--- config.mk ---
export PLATFORM = sky130hd
export DESIGN_NAME = cordic
export DESIGN_NICKNAME = cordic
export VERILOG_FILES = /design/flow/design.v
export SDC_FILE = /design/flow/constraint.sdc
export NUM_CORES = 4
export LEC_CHECK = 0
export CAP_MARGIN = 0
export CELL_PAD_IN_SITES_DETAIL_PLACEMENT = 2
export CELL_PAD_IN_SITES_GLOBAL_PLACEMENT = 3
export CORE_MARGIN = 2
export CORE_UTILIZATION = 43
export CTS_CLUSTER_SIZE = 81
export PLACE_DENSITY = 0.39
export SETUP_SLACK_MARGIN = -0.19
export SLEW_MARGIN = 20
export TNS_END_PERCENT = 10
--- constraint.sdc ---
create_clock -name core_clock -period 6.73 [get_ports {clk}]
set_input_delay 1.3460 -clock core_clock [delete_from_list [all_inputs] [get_ports {clk}]]
set_output_delay 1.3460 -clock core_clock [all_outputs]
set_load 0.01 [all_outputs]
--- design.v ---
module cordic #(
    parameter data_width = 16,
    parameter iterations = 15
    )(
    input clk,
    input reset_n,
    input logic signed [data_width-1:0] angle,
    input logic signed [data_width-1:0] x_i,
    input logic signed [data_width-1:0] y_i,
    output logic signed [data_width-1:0] cos,
    output logic signed [data_width-1:0] sin,
    input valid_in,
    output logic valid_out
    );
    logic signed [data_width-1:0] atan_table [0:iterations-1];
    assign atan_table[0]  = 'd12867;   
    assign atan_table[1]  = 'd7596;    
    assign atan_table[2]  = 'd4013;    
    assign atan_table[3]  = 'd2037;    
    assign atan_table[4]  = 'd1021;    
    assign atan_table[5]  = 'd511;     
    assign atan_table[6]  = 'd256;     
    assign atan_table[7]  = 'd128;     
    assign atan_table[8]  = 'd64;      
    assign atan_table[9]  = 'd32;      
    assign atan_table[10] = 'd16;      
    assign atan_table[11] = 'd8;       
    assign atan_table[12] = 'd4;       
    assign atan_table[13] = 'd2;       
    assign atan_table[14] = 'd1;       
    logic signed [data_width-1:0] x [0:iterations], y [0:iterations], z [0:iterations];
    logic [$clog2(iterations)-1:0] iteration;
    logic valid_pipe [0:iterations];
    always_ff @(posedge clk or negedge reset_n) begin
        if (!reset_n) begin
            x[0] <= 0;
            y[0] <= 0;
            z[0] <= 0;
            valid_pipe[0] <= 0;
        end else if (valid_in) begin
            case (angle[15:14])
                2'b00: begin
                    x[0] <= x_i;
                    y[0] <= y_i;
                    z[0] <= angle;
                end
                2'b01: begin
                    x[0] <= -y_i;
                    y[0] <= x_i;
                    z[0] <= {2'b00, angle[13:0]};
                end
                2'b10: begin
                    x[0] <= -x_i;
                    y[0] <= -y_i;
                    z[0] <= {2'b11, angle[13:0]};
                end
                2'b11: begin
                    x[0] <= y_i;
                    y[0] <= -x_i;
                    z[0] <= -angle;
                end
            endcase
            valid_pipe[0] <= 1;
        end else begin
            valid_pipe[0] <= 0;
        end
    end
    genvar i;
    generate
        for (i = 0; i < iterations; i = i + 1) begin : cordic_pipeline
            always_ff @(posedge clk or negedge reset_n) begin
                if (!reset_n) begin
                    x[i+1] <= 0;
                    y[i+1] <= 0;
                    z[i+1] <= 0;
                    valid_pipe[i+1] <= 0;
                end else if (valid_pipe[i]) begin
                    if (z[i] < 0) begin
                        x[i+1] <= x[i] + (y[i] >>> i);
                        y[i+1] <= y[i] - (x[i] >>> i);
                        z[i+1] <= z[i] + atan_table[i];
                    end else begin
                        x[i+1] <= x[i] - (y[i] >>> i);
                        y[i+1] <= y[i] + (x[i] >>> i);
                        z[i+1] <= z[i] - atan_table[i];
                    end
                    valid_pipe[i+1] <= 1;
                end else begin
                    valid_pipe[i+1] <= 0;
                end
            end
        end
    endgenerate
    assign cos = x[iterations];
    assign sin = y[iterations];
    assign valid_out = valid_pipe[iterations];
endmodule
--- run.sh ---
#!/bin/bash
# the make line also repeats each setting of config.mk as NAME=value (left out here)
make -C /OpenROAD-flow-scripts/flow DESIGN_CONFIG=/design/flow/config.mk WORK_HOME=/design/flow/orfs CLKGATE_MAP_FILE= finish
==> results of run 1 <==
==> metal layers <==
metal,GRT usage,share of wire
met1,0.3567,0.48
met2,0.4417,0.48
met3,0.02203,0.020
met4,0.05703,0.018
met5,0,0
==> final cells by class <==
| cell class | instances | area, µm² | area share |
|---|---|---|---|
| clock buffer | 142 | 2764 | 0.04125 |
| sequential | 744 | 18630 | 0.2781 |
| clock inverter | 37 | 535.5 | 0.007992 |
| antenna | 1 | 2.502 | 0.00003735 |
| timing repair buffer | 118 | 1169 | 0.01744 |
| multi-input combinational | 5345 | 40210 | 0.6001 |
| inverter | 353 | 1325 | 0.01978 |
| tap | 1890 | 2365 | 0.03529 |
==> impl_metrics.env, run 1 <==
# source this file to load flow results
export IMPL_ctsHoldBuffers=0
export IMPL_cp_depth=11
export IMPL_placementRows=138
export IMPL_hp_class="reg2reg"
export IMPL_yosys_most_used_dff="dfrtp_1"
export IMPL_worstHoldStart="z[1][4]"
export IMPL_drt_iter0_drc=2187
export IMPL_slew_viol_final=0
export IMPL_worstPathCellList="inv_1 -> a21boi_0 -> ha_1 -> a21o_1 -> a21oi_1 -> o21ai_0 -> a31oi_1 -> o311ai_1 -> o31ai_1 -> xor2_1 -> a21oi_1"
export IMPL_dp_slack_ps=2561
export IMPL_fp_nets=7447
export IMPL_synthTopCellsByCount="dfrtp_1, ha_1, a21oi_1"
export IMPL_top_area_cell="dfrtp_1"
export IMPL_finalSetupTns_ps=0
export IMPL_dieWidth_um=380.4
export IMPL_post_cts_buffers=0
export IMPL_warnings=98
export IMPL_cp_max_fo=19
export IMPL_whs_ps=493.4
export IMPL_yosysChipArea_um2=60920
export IMPL_grt_max_degree=156
export IMPL_ant_nets=0
export IMPL_synth_most_common_cell="dfrtp_1"
export IMPL_final_core_util=0.4750
export IMPL_stdcell_area_um2=67000
export IMPL_first_pass_iters=5
export IMPL_required_ps=7310
export IMPL_cts_tree="done"
export IMPL_crit_type="reg2reg"
export IMPL_htreeDepth=3
export IMPL_cts_buffers=95
export IMPL_wl_mm=188.5
export IMPL_synth_logic_top_family="AND-OR/OR-AND gates"
export IMPL_yosys_cells=6641
export IMPL_vias=49740
export IMPL_cpLargestDelayFamily="AND-OR/OR-AND gates"
export IMPL_aoi_share=0.1925
export IMPL_hpwl_mm=145.9
export IMPL_r2r_end="y[14][14]"
export IMPL_core_um2=141100
export IMPL_stdcell_count=8630
export IMPL_holdPathEnd="z[1][4]"
export IMPL_nFillCells=15300
export IMPL_post_drt_wl_per_cell_um=21.84
export IMPL_avgViaCountPerCell=5.764
export IMPL_finClkSkew_ps=32.53
export IMPL_grt_pass1_vias=54730
export IMPL_top_cells_by_area="dfrtp_1, ha_1, mux2_2"
export IMPL_cp_num_buf_inv=1
export IMPL_r2r_slack_ps=2530
export IMPL_ctsResizeCount=0
export IMPL_ys_sh_mux=0.09107
export IMPL_nets=7463
export IMPL_synth_distinct_cells=87
export IMPL_cp_arrival_ps=4780
export IMPL_worstHoldPathCells=1
export IMPL_syn_area_um2=60920
export IMPL_netlist_instances=6641
export IMPL_setup_viol=0
export IMPL_timing_final_crit_share=0.6235
export IMPL_grt_overflow=0
export IMPL_fmax_mhz=238.3
export IMPL_floorplan_core_util=0.4318
export IMPL_slowest_delay_ps=840
export IMPL_xor_area_frac=0.1052
export IMPL_cap_viol_max_count=0
export IMPL_io_buffers=83
export IMPL_hold_viol=0
export IMPL_drc=0
export IMPL_clock_path_buffers=3
export IMPL_simple_gate_area_frac=0.1108
export IMPL_cp_start_kind="flop"
export IMPL_rr_startpoint="z[13][15]"
export IMPL_adder_share=0.1605
export IMPL_critPathCaptureType="flop"
export IMPL_clkTransAtPathRegs_ps=60
export IMPL_gp_congestion=0.8477
export IMPL_max_slew_margin_rel=0.2196
export IMPL_antenna_found_initial=2
export IMPL_placed_cells=8450
export IMPL_ys_warn_count=6
export IMPL_cpMostUsedCell="a21oi_1"
export IMPL_cts_root_buf="clkbuf_16"
export IMPL_ys_ff=744
export IMPL_ys_seq_frac=0.3056
export IMPL_io_pins=84
export IMPL_grt_pass1_wl_mm=308.0
export IMPL_placed_cell_area_um2=63700
export IMPL_top_cell_area_share=0.3056
export IMPL_die_h_um=380.4
export IMPL_syn_area_per_cell_um2=9.173
export IMPL_ff2ff_path_depth=11
export IMPL_area_growth_pct=9.986
export IMPL_setup_worst_path_end="y[14][14]"
export IMPL_cpMaxStageDelayCell="a21boi_0"
export IMPL_cp_startpoint="z[13][15]"
export IMPL_worstMarginPinSlew_ps=1164
export IMPL_grt_use_total=0.2592
export IMPL_dieArea_um2=144700
export IMPL_rsz0062_at_grt="false"
export IMPL_clock_latency_ps=720
export IMPL_timing_final_crit_period_ps=4196
export IMPL_layout_setup_ws_ps=2534
export IMPL_cts_num_sinks=744
export IMPL_synth_edff_count=0
export IMPL_status="timing/DRC/antenna clean"
export IMPL_ys_async_sr_fraction=1.000
==> run 2: changes to the inputs <==
Settings changed: ABC_AREA set to 1, CAP_MARGIN 0 to 20, CELL_PAD_IN_SITES_DETAIL_PLACEMENT 2 to unset, CELL_PAD_IN_SITES_GLOBAL_PLACEMENT 3 to unset, CORE_UTILIZATION 43 to 71, CTS_CLUSTER_DIAMETER set to 232, CTS_CLUSTER_SIZE 81 to 57, HOLD_SLACK_MARGIN set to 0.28, PLACE_DENSITY 0.39 to unset, PLACE_DENSITY_LB_ADDON set to 0.01, SETUP_SLACK_MARGIN -0.19 to 0.71, TNS_END_PERCENT 10 to unset.
Clock period 6.73 ns to 2.57 ns, I/O delays scaled along.
==> run 2 against run 1 <==
  * The flow now stops in 5_1_grt
  * Synthesized area rose by 6.9%
  * Die area is 35% lower
  * Synthesized cell count up 41%
==> impl_metrics.env, run 2 <==
# physical design summary
export IMPL_placementRows=111
export IMPL_error_line="[ERROR GRT-0232] Routing congestion too high. Check the congestion heatmap in the GUI."
export IMPL_fp_nets=10170
export IMPL_ys_warn_count=6
export IMPL_yosysChipArea_um2=65120
export IMPL_adder_share=0.1501
export IMPL_grt_use_total=1.112
export IMPL_top_area_cell="dfrtp_1"
export IMPL_haltStage="5_1_grt"
export IMPL_cts_buffers=17
export IMPL_xor_area_frac=0.05972
export IMPL_aoi_share=0.1486
export IMPL_top_cells_by_area="dfrtp_1, nand2_1, ha_1"
export IMPL_ys_sh_mux=0
export IMPL_synth_logic_top_family="simple AND/OR/NAND/NOR gates"
export IMPL_htreeDepth=1
export IMPL_synth_most_common_cell="nand2_1"
export IMPL_syn_area_um2=65120
export IMPL_syn_area_per_cell_um2=6.952
export IMPL_dieArea_um2=94150
export IMPL_yosys_most_used_dff="dfrtp_1"
export IMPL_die_h_um=306.8
export IMPL_synth_distinct_cells=49
export IMPL_gp_congestion=1.031
export IMPL_yosys_cells=9366
export IMPL_synth_edff_count=0
export IMPL_grt_overflow=11370
export IMPL_hpwl_mm=152.5
export IMPL_ys_seq_frac=0.2859
export IMPL_netlist_instances=9366
export IMPL_ys_async_sr_fraction=1.000
export IMPL_floorplan_core_util=0.7136
export IMPL_core_um2=91250
export IMPL_dieWidth_um=306.8
export IMPL_top_cell_area_share=0.2859
export IMPL_clock_path_buffers=3
export IMPL_synthTopCellsByCount="nand2_1, inv_1, dfrtp_1"
export IMPL_cts_root_buf="clkbuf_16"
export IMPL_ys_ff=744
export IMPL_cts_num_sinks=744
export IMPL_simple_gate_area_frac=0.2811
export IMPL_io_pins=84
export IMPL_status="aborted with a tool error"
export IMPL_io_buffers=83
-- run 2: timing repair --
item / in CTS
hold buffers: 1
hold endpoints to repair: 250
resized: 1364
pin swaps: 755
setup buffers: 252
endpoints found under the setup margin: 577
-- run 2: through the flow --
stage                     area, µm²  instances  setup slack, ps  hold slack, ps
after CTS                     82430      11440           -150.0           356.5
after detailed placement      74230      11160           -250.6           463.9
after global placement        74230      11160           -177.3           461.4
after floorplan               67200       9366            15.61           218.4
-- run 2: layer usage --
metal	global-route usage	overflow
met3	0.8895	354
met5	0.7685	90
met4	1.236	2225
met1	0.9547	261
met2	1.442	8436
==> run 3: changes to the inputs <==
Settings changed: ABC_AREA 1 to unset, CORE_UTILIZATION 71 to 72, CTS_CLUSTER_DIAMETER 232 to 215, CTS_CLUSTER_SIZE 57 to unset, HOLD_SLACK_MARGIN 0.28 to unset, MAX_ROUTING_LAYER set to met4, PLACE_DENSITY_LB_ADDON 0.01 to unset, SETUP_SLACK_MARGIN 0.71 to unset.
Clock period 2.57 ns to 2.8 ns, I/O delays scaled along.
==> run 3 against run 2 <==
  * The run again fails in 5_1_grt
  * Synthesized area shrank 6.4%
  * Die area shrank 7.6%
  * Synthesized cell count shrank 29%
==> impl_metrics.env, run 3 <==
# physical design summary
export IMPL_die_h_um=294.9
export IMPL_dieWidth_um=294.9
export IMPL_top_cells_by_area="dfrtp_1, ha_1, mux2_2"
export IMPL_floorplan_core_util=0.7279
export IMPL_yosys_most_used_dff="dfrtp_1"
export IMPL_simple_gate_area_frac=0.1108
export IMPL_top_area_cell="dfrtp_1"
export IMPL_yosysChipArea_um2=60920
export IMPL_fp_nets=7447
export IMPL_grt_use_total=0.8542
export IMPL_synth_edff_count=0
export IMPL_io_buffers=83
export IMPL_htreeDepth=3
export IMPL_cts_buffers=85
export IMPL_synth_most_common_cell="dfrtp_1"
export IMPL_synth_logic_top_family="AND-OR/OR-AND gates"
export IMPL_yosys_cells=6641
export IMPL_placed_cells=8825
export IMPL_dieArea_um2=86950
export IMPL_error_line="[ERROR GRT-0116] Global routing finished with congestion. Check the congestion regions in the DRC Viewer."
export IMPL_core_um2=83690
export IMPL_synth_distinct_cells=87
export IMPL_grt_overflow=1012
export IMPL_synthTopCellsByCount="dfrtp_1, ha_1, a21oi_1"
export IMPL_aoi_share=0.1925
export IMPL_ys_warn_count=6
export IMPL_ys_async_sr_fraction=1.000
export IMPL_xor_area_frac=0.1052
export IMPL_cts_root_buf="clkbuf_16"
export IMPL_syn_area_um2=60920
export IMPL_placementRows=106
export IMPL_status="aborted with a tool error"
export IMPL_netlist_instances=6641
export IMPL_hpwl_mm=135.4
export IMPL_gp_congestion=0.9677
export IMPL_adder_share=0.1605
export IMPL_ys_sh_mux=0.09107
export IMPL_ys_ff=744
export IMPL_clock_path_buffers=3
export IMPL_io_pins=84
export IMPL_ys_seq_frac=0.3056
export IMPL_top_cell_area_share=0.3056
export IMPL_haltStage="5_1_grt"
export IMPL_cts_num_sinks=744
export IMPL_syn_area_per_cell_um2=9.173
## run 3: routing by layer
metal | track usage | overflow
met3 | 0.6828 | 43
met5 | - | -
met1 | 0.8218 | 17
met2 | 0.9999 | 634
met4 | 0.9028 | 318
## run 3: repair_timing
action	CTS
hold buffers	1
resized	975
pin swaps	611
buffers inserted	289
endpoints found under the hold margin	35
gates cloned	0
setup endpoints to repair	260
## run 3: per-stage QoR
stage | setup TNS [ps] | setup slack [ps] | cell area (µm²)
4_1_cts | -24770 | -446.7 | 81520
3_5_place_dp | -42490 | -501.6 | 72380
3_3_place_gp | -24250 | -512.9 | 72380
2_1_floorplan | -4412 | -325.6 | 61970
==> run 4: changes to the inputs <==
Settings changed: CORE_UTILIZATION 72 to 71, CTS_CLUSTER_DIAMETER 215 to 43, CTS_CLUSTER_SIZE set to 14, HOLD_SLACK_MARGIN set to -0.09, MAX_ROUTING_LAYER met4 to unset, SETUP_SLACK_MARGIN set to 0.34.
Clock period 2.8 ns to 2.58 ns, I/O delays scaled along.
==> run 4 against run 3 <==
  * The flow stops in 4_1_cts
  * Synthesized area unchanged
  * Synthesized cell count unchanged
  * Die area increased by 1.4%
==> impl_metrics.env, run 4 <==
# physical design summary
export IMPL_status="aborted with a tool error"
export IMPL_haltStage="4_1_cts"
export IMPL_error_line="[ERROR DPL-0038] Utilization greater than 100%, impossible to legalize"
export IMPL_ys_async_sr_fraction=1.000
export IMPL_core_um2=85150
export IMPL_hpwl_mm=149.9
export IMPL_aoi_share=0.1925
export IMPL_synth_most_common_cell="dfrtp_1"
export IMPL_adder_share=0.1605
export IMPL_yosysChipArea_um2=60920
export IMPL_syn_area_per_cell_um2=9.173
export IMPL_dieWidth_um=296.9
export IMPL_yosys_cells=6641
export IMPL_top_cell_area_share=0.3056
export IMPL_netlist_instances=6641
export IMPL_ys_sh_mux=0.09107
export IMPL_simple_gate_area_frac=0.1108
export IMPL_floorplan_core_util=0.7155
export IMPL_syn_area_um2=60920
export IMPL_top_area_cell="dfrtp_1"
export IMPL_synth_edff_count=0
export IMPL_placementRows=107
export IMPL_synth_distinct_cells=87
export IMPL_top_cells_by_area="dfrtp_1, ha_1, mux2_2"
export IMPL_die_h_um=296.9
export IMPL_gp_congestion=0.9629
export IMPL_yosys_most_used_dff="dfrtp_1"
export IMPL_ys_seq_frac=0.3056
export IMPL_xor_area_frac=0.1052
export IMPL_io_pins=84
export IMPL_ys_warn_count=6
export IMPL_synth_logic_top_family="AND-OR/OR-AND gates"
export IMPL_fp_nets=7447
export IMPL_io_buffers=83
export IMPL_ys_ff=744
export IMPL_dieArea_um2=88160
export IMPL_placed_cells=9170
export IMPL_synthTopCellsByCount="dfrtp_1, ha_1, a21oi_1"
-- run 4: through the flow --
| stage | worst slack, ps | area (µm²) | TNS [ps] |
|---|---|---|---|
| after detailed placement | -768.8 | 76500 | -94160 |
| after floorplan | -528.3 | 63700 | -23820 |
| after global placement | -718.5 | 76500 | -57300 |
==> run 5: changes to the inputs <==
Settings changed: ABC_AREA set to 0, CELL_PAD_IN_SITES_GLOBAL_PLACEMENT set to 2, CORE_MARGIN 2 to 7, CORE_UTILIZATION 71 to 40, CTS_CLUSTER_DIAMETER 43 to 171, CTS_CLUSTER_SIZE 14 to unset, GPL_ROUTABILITY_DRIVEN set to 0, HOLD_SLACK_MARGIN -0.09 to 0.19, MAX_ROUTING_LAYER set to met4, MIN_ROUTING_LAYER set to met2, PLACE_DENSITY_LB_ADDON set to 0.23, SETUP_SLACK_MARGIN 0.34 to unset, SLEW_MARGIN 20 to 30.
Clock period 2.58 ns to 3.0 ns, I/O delays scaled along.
==> run 5 against run 4 <==
  * Now fails the layout checks on setup timing
  * Die area increased by 85%
  * Synthesized cell count unchanged
  * Synthesized area unchanged
==> impl_metrics.env, run 5 <==
# source this file to load flow results
export IMPL_status="complete, but fails checks"
export IMPL_violations="setup timing"
export IMPL_layout_setup_ws_ps=-376.5
export IMPL_rr_startpoint="x[9][12]"
export IMPL_worstPathCellList="nor3_2 -> buf_4 -> nand3b_1 -> ha_1 -> inv_1 -> o21ai_1 -> ha_1 -> buf_6 -> o21ai_4 -> nor2b_4 -> o31ai_4 -> a21oi_2 -> or4_4 -> a31oi_4 -> xnor2_1 -> mux2_4"
export IMPL_regArea_um2=18650
export IMPL_cts_tree="done"
export IMPL_cts_buffers=97
export IMPL_setup_viol=51
export IMPL_synth_distinct_cells=87
export IMPL_worstHoldStart="valid_in"
export IMPL_fp_nets=7447
export IMPL_critPathCaptureType="flop"
export IMPL_top_area_cell="dfrtp_1"
export IMPL_synth_most_common_cell="dfrtp_1"
export IMPL_first_pass_iters=10
export IMPL_synth_logic_top_family="AND-OR/OR-AND gates"
export IMPL_timing_final_crit_share=1.125
export IMPL_cp_arrival_ps=4000
export IMPL_cp_max_fo=2
export IMPL_slew_viol_final=0
export IMPL_finClkSkew_ps=56.32
export IMPL_xor_area_frac=0.1052
export IMPL_placementRows=143
export IMPL_syn_area_um2=60920
export IMPL_r2r_slack_ps=-380
export IMPL_io_pins=84
export IMPL_synth_edff_count=0
export IMPL_setup_worst_path_end="y[10][14]"
export IMPL_cp_depth=16
export IMPL_nFillCells=13620
export IMPL_fmax_mhz=296.2
export IMPL_die_h_um=404.3
export IMPL_hpwl_mm=133.2
export IMPL_hold_viol=0
export IMPL_synthTopCellsByCount="dfrtp_1, ha_1, a21oi_1"
export IMPL_r2r_end="y[10][14]"
export IMPL_comb_area_um2=46130
export IMPL_nets=8761
export IMPL_cp_num_buf_inv=3
export IMPL_drt_iter0_drc=8814
export IMPL_max_slew_margin_rel=0.4164
export IMPL_top_cells_by_area="dfrtp_1, ha_1, mux2_2"
export IMPL_wl_mm=183.1
export IMPL_yosys_most_used_dff="dfrtp_1"
export IMPL_clock_latency_ps=760
export IMPL_post_drt_wl_per_cell_um=18.18
export IMPL_ys_async_sr_fraction=1.000
export IMPL_grt_max_degree=87
export IMPL_adder_share=0.1605
export IMPL_cpMostUsedCell="ha_1"
export IMPL_ff2ff_path_depth=16
export IMPL_htreeDepth=3
export IMPL_rsz0062_at_grt="true"
export IMPL_grt_pass1_vias=81610
export IMPL_cp_startpoint="x[9][12]"
export IMPL_cap_viol_max_count=0
export IMPL_worstHoldPathCells=1
export IMPL_floorplan_core_util=0.4020
export IMPL_timing_final_crit_period_ps=3376
export IMPL_cp_start_kind="flop"
export IMPL_cts_num_sinks=744
export IMPL_netlist_instances=6641
export IMPL_hp_class="in2reg"
export IMPL_top_cell_area_share=0.3056
export IMPL_ys_warn_count=6
export IMPL_dieArea_um2=163400
export IMPL_ant_nets=0
export IMPL_dp_slack_ps=-384.5
export IMPL_clock_path_buffers=3
export IMPL_aoi_share=0.1925
export IMPL_grt_use_total=0.3274
export IMPL_vias=74670
export IMPL_final_core_util=0.5533
export IMPL_warnings=90
export IMPL_holdPathEnd="valid_pipe[0]"
export IMPL_slowest_delay_ps=440
export IMPL_cpMaxStageDelayCell="or4_4"
export IMPL_io_buffers=83
export IMPL_worstMarginPinSlew_ps=874.5
export IMPL_required_ps=3630
export IMPL_ys_seq_frac=0.3056
export IMPL_area_growth_pct=37.65
export IMPL_yosys_cells=6641
export IMPL_crit_type="reg2reg"
export IMPL_yosysChipArea_um2=60920
export IMPL_cpLargestDelayFamily="simple AND/OR/NAND/NOR gates"
export IMPL_ys_sh_mux=0.09107
export IMPL_dieWidth_um=404.3
export IMPL_drc=0
export IMPL_grt_pass1_wl_mm=283.8
export IMPL_avgViaCountPerCell=7.412
export IMPL_antenna_found_initial=1
export IMPL_clkTransAtPathRegs_ps=60
export IMPL_ys_ff=744
export IMPL_simple_gate_area_frac=0.1108
export IMPL_cts_root_buf="clkbuf_16"
export IMPL_core_um2=151500
export IMPL_grt_overflow=0
export IMPL_syn_area_per_cell_um2=9.173
run 5: per-stage QoR:
stage / std cells / cell area (µm²) / hold slack [ps] / TNS, ps
after global placement: 9651 / 72420 / 465.2 / -13450
after floorplan: 6641 / 61250 / 304.4 / -433.4
after CTS: 9930 / 78410 / 274.0 / -3891
final: 10080 / 83860 / 309.7 / -5455
after global routing: 10070 / 83850 / 316.9 / -17420
after detailed placement: 9651 / 72420 / 473.8 / -17490
run 5: what timing repair did:
action | CTS | global route
pin swaps | 231 | 573
setup buffers | 101 | 164
endpoints found under the hold margin | 61 | 0
hold buffers | 1 | 0
resized | 387 | 942
endpoints found under the setup margin | 150 | 250
run 5: routing by layer:
metal	part of all wire	global-route usage	vias to the layer above
met2	0.53	0.3736	19880
met3	0.41	0.4520	1306
met4	0.053	0.04097	0
met1	0	-	27300
li1	-	-	26180
met5	0	-	-
run 5: layout make-up:
type / count / area share
multi-input combinational: 5345 / 0.5501
sequential: 744 / 0.2224
timing repair buffer: 1414 / 0.1382
clock buffer: 132 / 0.03230
tap: 2030 / 0.03029
inverter: 353 / 0.01602
clock inverter: 50 / 0.01043
antenna: 7 / 0.0002089
==> run 6: changes to the inputs <==
Settings changed: ABC_AREA 0 to unset, CELL_PAD_IN_SITES_GLOBAL_PLACEMENT 2 to 1, CORE_MARGIN 7 to 2, CORE_UTILIZATION 40 to 69, CTS_CLUSTER_DIAMETER 171 to 46, GPL_ROUTABILITY_DRIVEN 0 to unset, GPL_TIMING_DRIVEN set to 1, HOLD_SLACK_MARGIN 0.19 to -0.04, MIN_ROUTING_LAYER met2 to unset, PLACE_DENSITY_LB_ADDON 0.23 to unset, SLEW_MARGIN 30 to 20, TNS_END_PERCENT set to 50.
Clock period 3.0 ns to 1.17 ns, I/O delays scaled along.
==> run 6 against run 5 <==
  * The flow now stops in 3_1_place_gp_skip_io
  * Die area shrank 45%
  * Synthesized area is the same
  * Synthesized cell count unchanged
==> impl_metrics.env, run 6 <==
# physical design summary
export IMPL_aoi_share=0.1925
export IMPL_status="aborted with a tool error"
export IMPL_synthTopCellsByCount="dfrtp_1, ha_1, a21oi_1"
export IMPL_ys_warn_count=6
export IMPL_syn_area_per_cell_um2=9.173
export IMPL_dieWidth_um=301.1
export IMPL_die_h_um=301.1
export IMPL_top_cells_by_area="dfrtp_1, ha_1, mux2_2"
export IMPL_floorplan_core_util=0.6990
export IMPL_yosysChipArea_um2=60920
export IMPL_yosys_most_used_dff="dfrtp_1"
export IMPL_core_um2=87160
export IMPL_dieArea_um2=90680
export IMPL_haltStage="3_1_place_gp_skip_io"
export IMPL_synth_distinct_cells=87
export IMPL_simple_gate_area_frac=0.1108
export IMPL_netlist_instances=6641
export IMPL_top_area_cell="dfrtp_1"
export IMPL_fp_nets=7447
export IMPL_error_line="[ERROR GPL-0301] Utilization 100.929 % exceeds 100%."
export IMPL_ys_sh_mux=0.09107
export IMPL_xor_area_frac=0.1052
export IMPL_ys_async_sr_fraction=1.000
export IMPL_ys_seq_frac=0.3056
export IMPL_synth_most_common_cell="dfrtp_1"
export IMPL_top_cell_area_share=0.3056
export IMPL_placementRows=108
export IMPL_yosys_cells=6641
export IMPL_synth_logic_top_family="AND-OR/OR-AND gates"
export IMPL_adder_share=0.1605
export IMPL_ys_ff=744
export IMPL_synth_edff_count=0
export IMPL_syn_area_um2=60920
==> run 7: changes to the inputs <==
Settings changed: CELL_PAD_IN_SITES_GLOBAL_PLACEMENT 1 to unset, CORE_UTILIZATION 69 to 71, CTS_CLUSTER_DIAMETER 46 to unset, CTS_CLUSTER_SIZE set to 14, GPL_TIMING_DRIVEN 1 to unset, HOLD_SLACK_MARGIN -0.04 to unset, MAX_ROUTING_LAYER met4 to unset, SLEW_MARGIN 20 to 10, TNS_END_PERCENT 50 to unset.
Clock period 1.17 ns to 1.98 ns, I/O delays scaled along.
==> run 7 against run 6 <==
  * The run fails in 4_1_cts
  * Synthesized area did not move
  * Die area decreased by 2.8%
  * Synthesized cell count unchanged
==> impl_metrics.env, run 7 <==
# physical design summary
export IMPL_syn_area_um2=60920
export IMPL_synthTopCellsByCount="dfrtp_1, ha_1, a21oi_1"
export IMPL_syn_area_per_cell_um2=9.173
export IMPL_synth_distinct_cells=87
export IMPL_gp_congestion=0.9959
export IMPL_dieWidth_um=296.9
export IMPL_adder_share=0.1605
export IMPL_synth_most_common_cell="dfrtp_1"
export IMPL_top_area_cell="dfrtp_1"
export IMPL_core_um2=85150
export IMPL_yosys_cells=6641
export IMPL_error_line="[ERROR DPL-0038] Utilization greater than 100%, impossible to legalize"
export IMPL_dieArea_um2=88160
export IMPL_floorplan_core_util=0.7155
export IMPL_ys_ff=744
export IMPL_ys_warn_count=6
export IMPL_aoi_share=0.1925
export IMPL_io_buffers=83
export IMPL_status="aborted with a tool error"
export IMPL_ys_sh_mux=0.09107
export IMPL_top_cells_by_area="dfrtp_1, ha_1, mux2_2"
export IMPL_simple_gate_area_frac=0.1108
export IMPL_netlist_instances=6641
export IMPL_die_h_um=296.9
export IMPL_yosysChipArea_um2=60920
export IMPL_hpwl_mm=182.5
export IMPL_haltStage="4_1_cts"
export IMPL_fp_nets=7447
export IMPL_top_cell_area_share=0.3056
export IMPL_synth_edff_count=0
export IMPL_yosys_most_used_dff="dfrtp_1"
export IMPL_io_pins=84
export IMPL_ys_seq_frac=0.3056
export IMPL_synth_logic_top_family="AND-OR/OR-AND gates"
export IMPL_xor_area_frac=0.1052
export IMPL_placementRows=107
export IMPL_ys_async_sr_fraction=1.000
[run 7: through the flow]
step | hold WS, ps | setup WS, ps | area [µm²] | TNS, ps | std cells
3_5_place_dp | 304.8 | -1499 | 81100 | -397130 | 9701
3_3_place_gp | 303.2 | -1223 | 81100 | -302890 | 9701
2_1_floorplan | 100.4 | -1128 | 64200 | -206890 | 6641
==> run 8: changes to the inputs <==
Settings changed: CORE_UTILIZATION 71 to 40, CTS_CLUSTER_SIZE 14 to unset, GPL_ROUTABILITY_DRIVEN set to 1, MAX_ROUTING_LAYER set to met4, TNS_END_PERCENT set to 10.
Clock period 1.98 ns to 4.0 ns, I/O delays scaled along.
==> run 8 against run 7 <==
  * The run now finishes clean
  * Synthesized area stayed put
  * Synthesized cell count stayed put
  * Die area is 76% higher
==> impl_metrics.env, run 8 <==
# source this file to load flow results
export IMPL_critPathCaptureType="flop"
export IMPL_ys_warn_count=6
export IMPL_yosysChipArea_um2=60920
export IMPL_warnings=93
export IMPL_cts_num_sinks=744
export IMPL_drt_iter0_drc=2383
export IMPL_r2r_end="x[2][15]"
export IMPL_ff2ff_path_depth=16
export IMPL_setup_viol=0
export IMPL_core_um2=151500
export IMPL_top_area_cell="dfrtp_1"
export IMPL_synth_most_common_cell="dfrtp_1"
export IMPL_max_slew_margin_rel=0.3259
export IMPL_finalSetupTns_ps=0
export IMPL_timing_final_crit_share=0.9414
export IMPL_io_pins=84
export IMPL_cts_buffers=95
export IMPL_r2r_slack_ps=230
export IMPL_finClkSkew_ps=47.82
export IMPL_grt_max_degree=133
export IMPL_ctsResizeCount=0
export IMPL_dieWidth_um=394.3
export IMPL_cpLargestDelayFamily="simple AND/OR/NAND/NOR gates"
export IMPL_setup_worst_path_end="x[2][15]"
export IMPL_num_antenna_cells=0
export IMPL_rr_startpoint="y[1][1]"
export IMPL_grt_overflow=0
export IMPL_first_pass_iters=7
export IMPL_grt_pass1_vias=47390
export IMPL_status="timing/DRC/antenna clean"
export IMPL_required_ps=4560
export IMPL_grt_pass1_wl_mm=248.1
export IMPL_post_cts_buffers=0
export IMPL_syn_area_um2=60920
export IMPL_floorplan_core_util=0.4020
export IMPL_clock_latency_ps=720
export IMPL_htreeDepth=3
export IMPL_drc=0
export IMPL_timing_final_crit_period_ps=3766
export IMPL_worstPathCellList="inv_1 -> ha_1 -> inv_1 -> or3_1 -> nor4_1 -> nor2_1 -> xor2_1 -> ha_1 -> a21o_1 -> a21o_1 -> a21oi_1 -> nor2_1 -> a211oi_1 -> o31a_1 -> xnor2_1 -> mux2_2"
export IMPL_cp_arrival_ps=4330
export IMPL_dieArea_um2=155400
export IMPL_ys_sh_mux=0.09107
export IMPL_io_buffers=83
export IMPL_top_cell_area_share=0.3056
export IMPL_synth_edff_count=0
export IMPL_die_h_um=394.3
export IMPL_yosys_most_used_dff="dfrtp_1"
export IMPL_cpMaxStageDelayCell="dfrtp_1"
export IMPL_netlist_instances=6641
export IMPL_post_drt_wl_per_cell_um=16.98
export IMPL_cp_startpoint="y[1][1]"
export IMPL_slowest_delay_ps=470
export IMPL_aoi_share=0.1925
export IMPL_synthTopCellsByCount="dfrtp_1, ha_1, a21oi_1"
export IMPL_synth_distinct_cells=87
export IMPL_clock_path_buffers=3
export IMPL_top_cells_by_area="dfrtp_1, ha_1, mux2_2"
export IMPL_placed_cells=8641
export IMPL_cp_start_kind="flop"
export IMPL_area_growth_pct=11.21
export IMPL_nets=7514
export IMPL_antenna_found_initial=0
export IMPL_rsz0062_at_grt="false"
export IMPL_ys_seq_frac=0.3056
export IMPL_cp_depth=16
export IMPL_xor_area_frac=0.1052
export IMPL_cts_root_buf="clkbuf_16"
export IMPL_ctsHoldBuffers=0
export IMPL_stdcell_count=8819
export IMPL_crit_type="reg2reg"
export IMPL_fp_nets=7447
export IMPL_ys_async_sr_fraction=1.000
export IMPL_syn_area_per_cell_um2=9.173
export IMPL_placementRows=143
export IMPL_fmax_mhz=265.6
export IMPL_gp_congestion=0.8827
export IMPL_vias=47680
export IMPL_ant_nets=0
export IMPL_adder_share=0.1605
export IMPL_cp_max_fo=6
export IMPL_synth_logic_top_family="AND-OR/OR-AND gates"
export IMPL_ys_ff=744
export IMPL_cts_tree="done"
export IMPL_simple_gate_area_frac=0.1108
export IMPL_slew_viol_final=0
export IMPL_clkTransAtPathRegs_ps=60
export IMPL_wl_mm=149.7
export IMPL_hpwl_mm=116.4
export IMPL_avgViaCountPerCell=5.406
export IMPL_yosys_cells=6641
export IMPL_cp_num_buf_inv=2
export IMPL_hold_viol=0
export IMPL_hp_class="in2async"
export IMPL_worstMarginPinSlew_ps=1011
export IMPL_cap_viol_max_count=0
export IMPL_grt_use_total=0.1966
-- run 8: layout make-up --
| class | count | area [µm²] |
|---|---|---|
| clock buffer | 124 | 2666 |
| clock inverter | 54 | 798.3 |
| fill | 14750 | 83800 |
| inverter | 353 | 1325 |
| multi-input combinational | 5345 | 40220 |
| sequential | 744 | 18630 |
| tap | 2030 | 2540 |
| timing repair buffer | 169 | 1564 |
-- run 8: stage by stage --
stage	area (µm²)	util	hold WS [ps]	setup slack (ps)
after detailed placement	64270	0.4241	479.6	341.5
after CTS	67740	0.4470	0.6970	277.7
after floorplan	60920	-	351.9	626.9
after global placement	64270	0.4241	466.7	309.2
final	67750	0.4470	24.97	234.3
after global routing	67750	0.4470	16.26	2.369
-- run 8: per-layer routing --
metal	wire, µm	vias up	GRT usage
met3	3891	241	0.02135
met2	72190	618	0.3317
li1	-	23950	-
met5	0	-	-
met4	3841	0	0.05200
met1	69820	22870	0.2502
==> run 9: changes to the inputs <==
Settings changed: CELL_PAD_IN_SITES_GLOBAL_PLACEMENT set to 1, CORE_UTILIZATION 40 to 31, CTS_CLUSTER_DIAMETER set to 44, GPL_ROUTABILITY_DRIVEN 1 to unset, GPL_TIMING_DRIVEN set to 1, HOLD_SLACK_MARGIN set to -0.04, MAX_ROUTING_LAYER met4 to met5, SETUP_SLACK_MARGIN set to -0.19, SLEW_MARGIN 10 to 20, TNS_END_PERCENT 10 to 50.
Clock period 4.0 ns to 2.45 ns, I/O delays scaled along.
==> run 9 against run 8 <==
  * Now fails the layout checks on setup timing
  * Sequential cell count stayed put
  * Cell count grew 32%
  * Register-to-register slack worse by 1100 ps
  * Sequential share of layout area shrank 7.8 points
  * Wire length increased by 23%
  * Worst hold slack better by 29 ps
  * Synthesized cell count did not move
  * Critical endpoint is now y[10][14]
  * Largest cell class unchanged
==> impl_metrics.env, run 9 <==
# source this file to load flow results
export IMPL_setup_worst_path_end="y[10][14]"
export IMPL_antenna_found_initial=6
export IMPL_r2r_end="y[10][14]"
export IMPL_nets=9651
export IMPL_ys_async_sr_fraction=1.000
export IMPL_max_slew_margin_rel=0.5206
export IMPL_ys_seq_frac=0.3056
export IMPL_cts_buffers=153
export IMPL_warnings=90
export IMPL_cp_num_buf_inv=1
export IMPL_ant_nets=0
export IMPL_clock_path_buffers=3
export IMPL_avgViaCountPerCell=4.872
export IMPL_die_h_um=447.3
export IMPL_fp_nets=7447
export IMPL_post_drt_wl_per_cell_um=15.87
export IMPL_cap_viol_max_count=0
export IMPL_placed_cells=11010
export IMPL_first_pass_iters=5
export IMPL_yosys_cells=6641
export IMPL_worstMarginPinSlew_ps=719.1
export IMPL_grt_use_total=0.1797
export IMPL_ys_ff=744
export IMPL_fmax_mhz=302.0
export IMPL_cp_depth=14
export IMPL_cts_num_sinks=744
export IMPL_core_um2=195200
export IMPL_hp_class="in2reg"
export IMPL_synthTopCellsByCount="dfrtp_1, ha_1, a21oi_1"
export IMPL_slowest_delay_ps=510
export IMPL_htreeDepth=4
export IMPL_synth_distinct_cells=87
export IMPL_synth_logic_top_family="AND-OR/OR-AND gates"
export IMPL_top_cell_area_share=0.3056
export IMPL_cts_tree="done"
export IMPL_cp_arrival_ps=3990
export IMPL_dieArea_um2=200100
export IMPL_timing_final_crit_share=1.352
export IMPL_clkTransAtPathRegs_ps=50
export IMPL_required_ps=3120
export IMPL_gp_congestion=0.8580
export IMPL_status="complete, but fails checks"
export IMPL_placementRows=162
export IMPL_floorplan_core_util=0.3121
export IMPL_clock_latency_ps=790
export IMPL_adder_share=0.1605
export IMPL_grt_pass1_wl_mm=296.5
export IMPL_grt_max_degree=76
export IMPL_dieWidth_um=447.3
export IMPL_top_cells_by_area="dfrtp_1, ha_1, mux2_2"
export IMPL_stdcell_area_um2=94740
export IMPL_placed_cell_area_um2=80100
export IMPL_cp_max_fo=2
export IMPL_holdPathEnd="valid_pipe[0]"
export IMPL_rsz0062_at_grt="true"
export IMPL_aoi_share=0.1925
export IMPL_yosys_most_used_dff="dfrtp_1"
export IMPL_yosysChipArea_um2=60920
export IMPL_xor_area_frac=0.1052
export IMPL_cp_start_kind="flop"
export IMPL_layout_setup_ws_ps=-861.2
export IMPL_wl_mm=184.1
export IMPL_ys_sh_mux=0.09107
export IMPL_simple_gate_area_frac=0.1108
export IMPL_hold_viol=0
export IMPL_stdcell_count=11600
export IMPL_r2r_slack_ps=-860
export IMPL_io_buffers=83
export IMPL_crit_type="reg2reg"
export IMPL_whs_ps=54.46
export IMPL_slew_viol_final=0
export IMPL_hpwl_mm=139.5
export IMPL_ff2ff_path_depth=14
export IMPL_grt_pass1_vias=58250
export IMPL_rr_startpoint="x[9][13]"
export IMPL_drt_iter0_drc=2461
export IMPL_io_pins=84
export IMPL_vias=56510
export IMPL_syn_area_um2=60920
export IMPL_setup_viol=382
export IMPL_cts_root_buf="clkbuf_16"
export IMPL_cpLargestDelayFamily="simple AND/OR/NAND/NOR gates"
export IMPL_worstPathCellList="nor3_4 -> nand3b_1 -> ha_1 -> inv_1 -> o21ai_2 -> ha_4 -> a211o_1 -> nor2b_4 -> o31ai_4 -> a21oi_2 -> or4_4 -> a31oi_4 -> xnor2_1 -> mux2_4"
export IMPL_netlist_instances=6641
export IMPL_cpMaxStageDelayCell="or4_4"
export IMPL_synth_edff_count=0
export IMPL_finClkSkew_ps=33.87
export IMPL_critPathCaptureType="flop"
export IMPL_worstHoldStart="valid_in"
export IMPL_drc=0
export IMPL_cp_startpoint="x[9][13]"
export IMPL_synth_most_common_cell="dfrtp_1"
export IMPL_final_core_util=0.4853
export IMPL_syn_area_per_cell_um2=9.173
export IMPL_dp_slack_ps=-861.9
export IMPL_top_area_cell="dfrtp_1"
export IMPL_grt_overflow=0
export IMPL_area_growth_pct=55.51
export IMPL_violations="setup timing"
export IMPL_timing_final_crit_period_ps=3311
export IMPL_ys_warn_count=6
export IMPL_worstHoldPathCells=1
[run 9: routing by layer]
layer | up-vias | global-route usage | wire length (µm) | part of all wire
met3 | 223 | 0.02604 | 5505 | 0.030
li1 | 28310 | - | - | -
met1 | 27420 | 0.2482 | 88760 | 0.48
met5 | - | 0 | 0 | 0
met4 | 0 | 0.03995 | 3228 | 0.018
met2 | 551 | 0.2958 | 86610 | 0.47
[run 9: final cells by class]
class	count	area [µm²]
multi-input combinational	5345	47760
clock inverter	99	1325
tap	2624	3283
fill	18150	100500
antenna	2	5.005
clock buffer	184	4106
sequential	744	18670
timing repair buffer	2248	18180
inverter	353	1413
[run 9: repair_timing]
action / 4_1_cts / 5_1_grt
cloned: 0 / 2
setup buffers: 225 / 154
gates resized: 752 / 684
endpoints found under the setup margin: 322 / 373
hold buffers: 1 / 0
endpoints found under the hold margin: 22 / 0
pin swaps: 514 / 586
[run 9: metrics by stage]
stage	setup TNS (ps)
2_1_floorplan	-54490
3_3_place_gp	-146350
3_5_place_dp	-153860
4_1_cts	-123950
5_1_grt	-167090
6_report	-112050
==> run 10: changes to the inputs <==
Settings changed: CELL_PAD_IN_SITES_GLOBAL_PLACEMENT 1 to unset, CORE_ASPECT_RATIO set to 1.24, CORE_UTILIZATION 31 to 55, CTS_CLUSTER_DIAMETER 44 to 238, GPL_ROUTABILITY_DRIVEN set to 1, GPL_TIMING_DRIVEN 1 to unset, HOLD_SLACK_MARGIN -0.04 to unset, MAX_ROUTING_LAYER met5 to unset, MIN_ROUTING_LAYER set to met1, PLACE_DENSITY set to 0.69, SETUP_SLACK_MARGIN -0.19 to 0.5.
Clock period 2.45 ns to 2.34 ns, I/O delays scaled along.
==> run 10 against run 9 <==
  * Still fails the layout checks on setup timing
  * Core utilization up 37 points
  * Via count up 12%
  * Worst setup slack worse by 290 ps
  * Register-to-register slack worse by 290 ps
  * Critical path type unchanged
==> impl_metrics.env, run 10 <==
# source this file to load flow results
export IMPL_ys_seq_frac=0.3056
export IMPL_synthTopCellsByCount="dfrtp_1, ha_1, a21oi_1"
export IMPL_synth_distinct_cells=87
export IMPL_dieWidth_um=302.9
export IMPL_simple_gate_area_frac=0.1108
export IMPL_r2r_slack_ps=-1150
export IMPL_layout_setup_ws_ps=-1152
export IMPL_rsz0062_at_grt="true"
export IMPL_nFillCells=5262
export IMPL_setup_worst_path_end="x[5][14]"
export IMPL_hpwl_mm=141.4
export IMPL_netlist_instances=6641
export IMPL_r2r_end="x[5][14]"
export IMPL_clock_latency_ps=740
export IMPL_cp_start_kind="flop"
export IMPL_stdcell_count=10430
export IMPL_placed_cells=9830
export IMPL_violations="setup timing"
export IMPL_cp_max_fo=3
export IMPL_crit_type="reg2reg"
export IMPL_io_pins=84
export IMPL_fmax_mhz=286.4
export IMPL_status="complete, but fails checks"
export IMPL_cp_num_buf_inv=4
export IMPL_syn_area_per_cell_um2=9.173
export IMPL_timing_final_crit_period_ps=3492
export IMPL_cpLargestDelayFamily="AND-OR/OR-AND gates"
export IMPL_io_buffers=83
export IMPL_clock_path_buffers=3
export IMPL_placementRows=135
export IMPL_worstPathCellList="or4_4 -> buf_6 -> buf_6 -> buf_4 -> nor3_2 -> a21oi_1 -> xor2_1 -> ha_2 -> buf_4 -> a21o_1 -> a211oi_2 -> o31ai_4 -> a21oi_2 -> nand4b_1 -> o211ai_1"
export IMPL_max_slew_margin_rel=0.5211
export IMPL_ys_ff=744
export IMPL_slew_viol_final=0
export IMPL_synth_logic_top_family="AND-OR/OR-AND gates"
export IMPL_aoi_share=0.1925
export IMPL_slowest_delay_ps=560
export IMPL_syn_area_um2=60920
export IMPL_grt_pass1_vias=62780
export IMPL_area_growth_pct=53.81
export IMPL_finalSetupTns_ps=-193570
export IMPL_worstMarginPinSlew_ps=717.5
export IMPL_synth_most_common_cell="dfrtp_1"
export IMPL_cts_root_buf="clkbuf_16"
export IMPL_cts_tree="done"
export IMPL_rr_startpoint="y[4][9]"
export IMPL_ff2ff_path_depth=15
export IMPL_yosys_cells=6641
export IMPL_grt_max_degree=90
export IMPL_fp_nets=7447
export IMPL_ys_warn_count=6
export IMPL_cts_buffers=86
export IMPL_yosysChipArea_um2=60920
export IMPL_warnings=90
export IMPL_critPathCaptureType="flop"
export IMPL_nets=9726
export IMPL_final_core_util=0.8547
export IMPL_top_cells_by_area="dfrtp_1, ha_1, mux2_2"
export IMPL_die_h_um=374.6
export IMPL_finClkSkew_ps=45.57
export IMPL_wl_mm=231.0
export IMPL_adder_share=0.1605
export IMPL_vias=63530
export IMPL_hold_viol=0
export IMPL_dieArea_um2=113500
export IMPL_xor_area_frac=0.1052
export IMPL_avgViaCountPerCell=6.094
export IMPL_core_um2=109600
export IMPL_antenna_found_initial=3
export IMPL_setup_viol=437
export IMPL_grt_pass1_wl_mm=313.1
export IMPL_cpMaxStageDelayCell="or4_4"
export IMPL_first_pass_iters=18
export IMPL_post_drt_wl_per_cell_um=22.16
export IMPL_cp_startpoint="y[4][9]"
export IMPL_required_ps=2980
export IMPL_synth_edff_count=0
export IMPL_clkTransAtPathRegs_ps=60
export IMPL_drc=0
export IMPL_floorplan_core_util=0.5557
export IMPL_ant_nets=0
export IMPL_cts_num_sinks=744
export IMPL_gp_congestion=0.9358
export IMPL_cp_depth=15
export IMPL_yosys_most_used_dff="dfrtp_1"
export IMPL_ys_sh_mux=0.09107
export IMPL_top_cell_area_share=0.3056
export IMPL_hp_class="in2async"
export IMPL_htreeDepth=3
export IMPL_ys_async_sr_fraction=1.000
export IMPL_whs_ps=217.6
export IMPL_timing_final_crit_share=1.492
export IMPL_cp_arrival_ps=4130
export IMPL_grt_use_total=0.3405
export IMPL_grt_overflow=0
export IMPL_top_area_cell="dfrtp_1"
export IMPL_dp_slack_ps=-985.4
export IMPL_drt_iter0_drc=4277
export IMPL_cap_viol_max_count=0
==> run 10: layout make-up <==
type | instances | area, µm² | share of cell area
Antenna cell | 1 | 2.502 | 0.00002671
Timing Repair Buffer | 2389 | 19570 | 0.2088
Inverter | 353 | 1413 | 0.01508
Multi-Input combinational cell | 5346 | 49300 | 0.5261
Sequential cell | 744 | 18670 | 0.1992
Clock buffer | 115 | 2464 | 0.02629
Tap cell | 1438 | 1799 | 0.01920
Clock inverter | 39 | 484.2 | 0.005168
==> run 10: routing by layer <==
metal | GRT usage | share of wire | vias up | wire length (µm)
met5 | 0 | 0.00012 | - | 27
met4 | 0.2207 | 0.091 | 4 | 21010
met3 | 0.03783 | 0.052 | 1325 | 11940
met2 | 0.6522 | 0.52 | 2663 | 120000
met1 | 0.3430 | 0.34 | 31100 | 78010
li1 | - | - | 28440 | -
==> run 10: stage by stage <==
| stage | instance area, µm² |
|---|---|
| floorplan | 63840 |
| global placement | 79770 |
| detailed placement | 79770 |
| CTS | 88160 |
| global route | 93700 |
| finish | 93700 |
==> run 10: repair_timing <==
item	CTS	global route
setup buffers	240	197
hold buffers	1	0
pin swaps	516	611
gates resized	732	815
hold endpoints to repair	221	0
gates cloned	2	0
endpoints found under the setup margin	621	630
==> run 11: changes to the inputs <==
Settings changed: ABC_AREA set to 1, CELL_PAD_IN_SITES_GLOBAL_PLACEMENT set to 0, CORE_ASPECT_RATIO 1.24 to unset, CORE_UTILIZATION 55 to 72, CTS_CLUSTER_DIAMETER 238 to 59, CTS_CLUSTER_SIZE set to 72, GPL_ROUTABILITY_DRIVEN 1 to unset, GPL_TIMING_DRIVEN set to 1, HOLD_SLACK_MARGIN set to -0.04, MAX_ROUTING_LAYER set to met5, MIN_ROUTING_LAYER met1 to unset, PLACE_DENSITY 0.69 to unset, SETUP_SLACK_MARGIN 0.5 to -0.19.
Clock period 2.34 ns to 2.11 ns, I/O delays scaled along.
==> run 11 against run 10 <==
  * The run now fails in 4_1_cts
  * Synthesized cell count grew 41%
  * Synthesized area grew 6.9%
  * Die area shrank 18%
==> impl_metrics.env, run 11 <==
# physical design summary
export IMPL_status="aborted with a tool error"
export IMPL_haltStage="4_1_cts"
export IMPL_error_line="[ERROR DPL-0038] Utilization greater than 100%, impossible to legalize"
export IMPL_synth_edff_count=0
export IMPL_gp_congestion=1.073
export IMPL_die_h_um=304.7
export IMPL_synth_distinct_cells=49
export IMPL_yosys_most_used_dff="dfrtp_1"
export IMPL_floorplan_core_util=0.7245
export IMPL_xor_area_frac=0.05972
export IMPL_dieArea_um2=92860
export IMPL_adder_share=0.1501
export IMPL_netlist_instances=9366
export IMPL_fp_nets=10170
export IMPL_dp_slack_ps=-784.8
export IMPL_synth_logic_top_family="simple AND/OR/NAND/NOR gates"
export IMPL_top_cell_area_share=0.2859
export IMPL_simple_gate_area_frac=0.2811
export IMPL_placed_cell_area_um2=80840
export IMPL_synth_most_common_cell="nand2_1"
export IMPL_syn_area_um2=65120
export IMPL_ys_seq_frac=0.2859
export IMPL_dieWidth_um=304.7
export IMPL_yosys_cells=9366
export IMPL_io_buffers=83
export IMPL_io_pins=84
export IMPL_core_um2=89870
export IMPL_ys_warn_count=6
export IMPL_yosysChipArea_um2=65120
export IMPL_top_cells_by_area="dfrtp_1, nand2_1, ha_1"
export IMPL_aoi_share=0.1486
export IMPL_synthTopCellsByCount="nand2_1, inv_1, dfrtp_1"
export IMPL_ys_async_sr_fraction=1.000
export IMPL_top_area_cell="dfrtp_1"
export IMPL_ys_sh_mux=0
export IMPL_hpwl_mm=171.8
export IMPL_placementRows=110
export IMPL_syn_area_per_cell_um2=6.952
export IMPL_ys_ff=744
## run 11: metrics by stage
step | instances | hold WS [ps]
2_1_floorplan | 9366 | 126.4
3_3_place_gp | 12140 | 333.6
3_5_place_dp | 12140 | 337.5
==> run 12: changes to the inputs <==
Settings changed: ABC_AREA 1 to unset, CAP_MARGIN 20 to 5, CORE_UTILIZATION 72 to 71, CTS_CLUSTER_DIAMETER 59 to 355, CTS_CLUSTER_SIZE 72 to unset, MAX_ROUTING_LAYER met5 to met4.
Clock period 2.11 ns to 3.04 ns, I/O delays scaled along.
==> run 12 against run 11 <==
  * The layout now fails its checks (setup timing)
  * Die area fell by 5.1%
  * Synthesized cell count fell by 29%
  * Synthesized area fell by 6.4%
==> impl_metrics.env, run 12 <==
# source this file to load flow results
export IMPL_cp_num_buf_inv=2
export IMPL_clock_path_buffers=3
export IMPL_layout_setup_ws_ps=-762.9
export IMPL_comb_area_um2=42090
export IMPL_htreeDepth=3
export IMPL_ys_seq_frac=0.3056
export IMPL_warnings=93
export IMPL_r2r_end="y[10][14]"
export IMPL_hpwl_mm=135.9
export IMPL_simple_gate_area_frac=0.1108
export IMPL_grt_max_degree=89
export IMPL_hold_viol=0
export IMPL_crit_type="reg2reg"
export IMPL_hp_class="in2async"
export IMPL_cpMostUsedCell="o21ai_0"
export IMPL_gp_congestion=1.011
export IMPL_yosys_most_used_dff="dfrtp_1"
export IMPL_ys_sh_mux=0.09107
export IMPL_cts_num_sinks=744
export IMPL_max_slew_margin_rel=0.4076
export IMPL_setup_viol=162
export IMPL_avgViaCountPerCell=6.511
export IMPL_die_h_um=296.9
export IMPL_cts_root_buf="clkbuf_16"
export IMPL_dp_slack_ps=-418.2
export IMPL_placed_cell_area_um2=69370
export IMPL_regArea_um2=18640
export IMPL_cp_depth=11
export IMPL_cts_tree="done"
export IMPL_slowest_delay_ps=630
export IMPL_synthTopCellsByCount="dfrtp_1, ha_1, a21oi_1"
export IMPL_ys_async_sr_fraction=1.000
export IMPL_critPathCaptureType="flop"
export IMPL_placementRows=107
export IMPL_cp_start_kind="flop"
export IMPL_slew_viol_final=0
export IMPL_synth_distinct_cells=87
export IMPL_syn_area_per_cell_um2=9.173
export IMPL_yosysChipArea_um2=60920
export IMPL_antenna_found_initial=5
export IMPL_aoi_share=0.1925
export IMPL_io_buffers=83
export IMPL_io_pins=84
export IMPL_synth_most_common_cell="dfrtp_1"
export IMPL_floorplan_core_util=0.7155
export IMPL_grt_pass1_wl_mm=287.7
export IMPL_dieWidth_um=296.9
export IMPL_rr_startpoint="z[9][15]"
export IMPL_top_area_cell="dfrtp_1"
export IMPL_cp_arrival_ps=4380
export IMPL_vias=57080
export IMPL_fmax_mhz=263.0
export IMPL_status="complete, but fails checks"
export IMPL_finClkSkew_ps=27.89
export IMPL_grt_use_total=0.4114
export IMPL_core_um2=85150
export IMPL_nFillCells=4365
export IMPL_stdcell_area_um2=74460
export IMPL_ant_nets=0
export IMPL_dieArea_um2=88160
export IMPL_post_drt_wl_per_cell_um=22.24
export IMPL_cp_max_fo=9
export IMPL_adder_share=0.1605
export IMPL_timing_final_crit_period_ps=3803
export IMPL_drt_iter0_drc=5393
export IMPL_ff2ff_path_depth=11
export IMPL_first_pass_iters=8
export IMPL_top_cell_area_share=0.3056
export IMPL_worstMarginPinSlew_ps=887.6
export IMPL_syn_area_um2=60920
export IMPL_nets=8363
export IMPL_setup_worst_path_end="y[10][14]"
export IMPL_clock_latency_ps=690
export IMPL_yosys_cells=6641
export IMPL_netlist_instances=6641
export IMPL_area_growth_pct=22.22
export IMPL_grt_overflow=0
export IMPL_cp_startpoint="z[9][15]"
export IMPL_required_ps=3620
export IMPL_violations="setup timing"
export IMPL_synth_edff_count=0
export IMPL_fp_nets=7447
export IMPL_drc=0
export IMPL_cts_buffers=82
export IMPL_ys_warn_count=6
export IMPL_cap_viol_max_count=0
export IMPL_synth_logic_top_family="AND-OR/OR-AND gates"
export IMPL_ys_ff=744
export IMPL_top_cells_by_area="dfrtp_1, ha_1, mux2_2"
export IMPL_grt_pass1_vias=55910
export IMPL_xor_area_frac=0.1052
export IMPL_timing_final_crit_share=1.251
export IMPL_clkTransAtPathRegs_ps=70
export IMPL_r2r_slack_ps=-760
export IMPL_cpMaxStageDelayCell="o21ai_0"
export IMPL_rsz0062_at_grt="true"
export IMPL_cpLargestDelayFamily="AND-OR/OR-AND gates"
export IMPL_worstPathCellList="inv_1 -> buf_4 -> nor2_2 -> o21ai_0 -> ha_2 -> o21ai_0 -> a21oi_2 -> or4_1 -> a31oi_1 -> xnor2_1 -> mux2_4"
export IMPL_wl_mm=195.0
## run 12: metal layers
metal	GRT usage	up-vias	wire length (µm)
met1	0.4617	27620	72360
met2	0.6993	2792	94040
met3	0.06042	1039	13480
met5	-	-	0
li1	-	25640	-
met4	0.2401	0	15070
## run 12: what timing repair did
action	CTS	global route
hold buffers	1	0
hold endpoints to repair	36	0
pin swaps	45	190
setup buffers	14	53
setup endpoints to repair	48	151
resized	84	351
## run 12: area by class of cell
type                    instances  share of cell area
flip-flops and latches        744              0.2504
inverters                     353             0.01795
repair buffers               1031              0.1099
well taps                    1144             0.01922
diodes                          5           0.0001680
multi-input cells            5345              0.5653
clock buffers                 117             0.03220
clock inverters                28            0.004806
## run 12: metrics by stage
step | hold WS [ps] | instances | TNS (ps) | utilization
finish | 485.0 | 8767 | -19280 | 0.8745
global route | 507.0 | 8766 | -43330 | 0.8744
CTS | 463.9 | 8723 | -13870 | 0.8522
detailed placement | 473.8 | 8565 | -16730 | 0.8147
global placement | 468.8 | 8565 | -7280 | 0.8147
floorplan | 312.4 | 6641 | -7001 | -
==> run 13: changes to the inputs <==
Settings changed: CAP_MARGIN 5 to 20, CELL_PAD_IN_SITES_GLOBAL_PLACEMENT 0 to 1, CORE_ASPECT_RATIO set to 1.5, CORE_UTILIZATION 71 to 40, CTS_CLUSTER_DIAMETER 355 to unset, GPL_ROUTABILITY_DRIVEN set to 0, GPL_TIMING_DRIVEN 1 to unset, HOLD_SLACK_MARGIN -0.04 to unset, MIN_ROUTING_LAYER set to met2, PLACE_DENSITY_LB_ADDON set to 0.13, SETUP_SLACK_MARGIN -0.19 to -0.12, SLEW_MARGIN 20 to 10, TNS_END_PERCENT 50 to 10.
Clock period 3.04 ns to 4.0 ns, I/O delays scaled along.
==> run 13 against run 12 <==
  * The layout fails its checks (DRC)
  * Sequential cell count unchanged
  * Clock skew is 5.4 ps higher
  * Sequential share of layout area rose by 2.5 points
  * Die area rose by 76%
  * Register-to-register slack better by 960 ps
  * Synthesized area unchanged
  * First-iteration DRC count increased by 110%
  * Synthesized cell count is the same
==> impl_metrics.env, run 13 <==
# source this file to load flow results
export IMPL_status="complete, but fails checks"
export IMPL_violations="DRC"
export IMPL_ctsResizeCount=0
export IMPL_dieArea_um2=155500
export IMPL_use_met3=0.3595
export IMPL_floorplan_core_util=0.4021
export IMPL_clkTransAtPathRegs_ps=70
export IMPL_cp_max_fo=4
export IMPL_cp_startpoint="x[11][12]"
export IMPL_cpLargestDelayFamily="AND-OR/OR-AND gates"
export IMPL_cts_root_buf="clkbuf_16"
export IMPL_warnings=87
export IMPL_antenna_found_initial=0
export IMPL_adder_share=0.1605
export IMPL_wl_mm=179.0
export IMPL_finClkSkew_ps=33.33
export IMPL_clock_path_buffers=3
export IMPL_hpwl_mm=135.2
export IMPL_aoi_share=0.1925
export IMPL_worstPathCellList="inv_1 -> ha_1 -> nand3_1 -> ha_1 -> inv_1 -> o21ai_0 -> ha_1 -> o21a_1 -> o21a_1 -> and3_1 -> a211oi_1 -> o21ai_0 -> a21oi_1 -> xor2_1 -> a21oi_1"
export IMPL_top_area_cell="dfrtp_1"
export IMPL_synth_edff_count=0
export IMPL_setup_viol=0
export IMPL_top_cells_by_area="dfrtp_1, ha_1, mux2_2"
export IMPL_cpMostUsedCell="ha_1"
export IMPL_yosys_most_used_dff="dfrtp_1"
export IMPL_critPathCaptureType="flop"
export IMPL_yosysChipArea_um2=60920
export IMPL_ctsHoldBuffers=0
export IMPL_r2r_end="y[12][14]"
export IMPL_hp_class="in2async"
export IMPL_cap_viol_max_count=0
export IMPL_top_cell_area_share=0.3056
export IMPL_slew_viol_final=0
export IMPL_final_core_util=0.4464
export IMPL_drt_iter0_drc=11190
export IMPL_cts_tree="done"
export IMPL_netlist_instances=6641
export IMPL_clock_latency_ps=740
export IMPL_ff2ff_path_depth=15
export IMPL_ys_ff=744
export IMPL_ys_async_sr_fraction=1.000
export IMPL_crit_type="reg2reg"
export IMPL_gr_max_usage_layer="met2"
export IMPL_synthTopCellsByCount="dfrtp_1, ha_1, a21oi_1"
export IMPL_cp_num_buf_inv=2
export IMPL_xor_area_frac=0.1052
export IMPL_vias=68660
export IMPL_ys_seq_frac=0.3056
export IMPL_synth_logic_top_family="AND-OR/OR-AND gates"
export IMPL_cts_buffers=88
export IMPL_slowest_delay_ps=540
export IMPL_syn_area_um2=60920
export IMPL_grt_max_degree=92
export IMPL_cp_start_kind="flop"
export IMPL_finalSetupTns_ps=0
export IMPL_first_pass_iters=50
export IMPL_placementRows=175
export IMPL_ys_sh_mux=0.09107
export IMPL_area_growth_pct=11.04
export IMPL_setup_worst_path_end="y[12][14]"
export IMPL_max_slew_margin_rel=0.2845
export IMPL_cp_depth=15
export IMPL_cpMaxStageDelayCell="a211oi_1"
export IMPL_grtUsageMet2=0.5035
export IMPL_timing_final_crit_share=0.9497
export IMPL_synth_most_common_cell="dfrtp_1"
export IMPL_fmax_mhz=263.2
export IMPL_r2r_slack_ps=200
export IMPL_required_ps=4590
export IMPL_cts_num_sinks=744
export IMPL_post_drt_wl_per_cell_um=20.26
export IMPL_simple_gate_area_frac=0.1108
export IMPL_ys_warn_count=6
export IMPL_io_buffers=83
export IMPL_grt_pass1_wl_mm=279.4
export IMPL_rr_startpoint="x[11][12]"
export IMPL_grtUsageMet1=0
export IMPL_grt_pass1_vias=72900
export IMPL_nets=7528
export IMPL_htreeDepth=3
export IMPL_avgViaCountPerCell=7.772
export IMPL_syn_area_per_cell_um2=9.173
export IMPL_grt_overflow=0
export IMPL_synth_distinct_cells=87
export IMPL_dieWidth_um=322.6
export IMPL_core_um2=151500
export IMPL_grt_use_total=0.3614
export IMPL_worstMarginPinSlew_ps=1070
export IMPL_timing_final_crit_period_ps=3799
export IMPL_cp_arrival_ps=4390
export IMPL_yosys_cells=6641
export IMPL_fp_nets=7447
export IMPL_io_pins=84
export IMPL_post_cts_buffers=0
export IMPL_hold_viol=0
export IMPL_die_h_um=482.0
export IMPL_ant_nets=0
export IMPL_drc=3
[run 13: metrics by stage]
| step | instance area [µm²] | hold WS [ps] | setup WS [ps] | instances |
|---|---|---|---|---|
| after floorplan | 60920 | 351.9 | 626.9 | 6641 |
| after global placement | 64410 | 476.4 | 277.8 | 8663 |
| after detailed placement | 64410 | 481.9 | 291.3 | 8663 |
| after CTS | 67560 | 40.45 | 269.7 | 8823 |
| after global routing | 67630 | 109.8 | -93.97 | 8827 |
| final | 67640 | 73.66 | 201.2 | 8834 |
[run 13: area by class of cell]
class	instances	area, µm²
Tap cell	2035	2546
Clock inverter	42	660.6
Antenna cell	7	17.52
Clock buffer	118	2496
Multi-Input combinational cell	5345	40220
Fill cell	14970	83880
Inverter	353	1325
Sequential cell	744	18630
Timing Repair Buffer	190	1740
[run 13: per-layer routing]
layer / vias to the layer above / part of all wire
met5: - / 0
met4: 0 / 0.090
met3: 1706 / 0.32
met2: 18460 / 0.59
met1: 24800 / 0
li1: 23690 / -
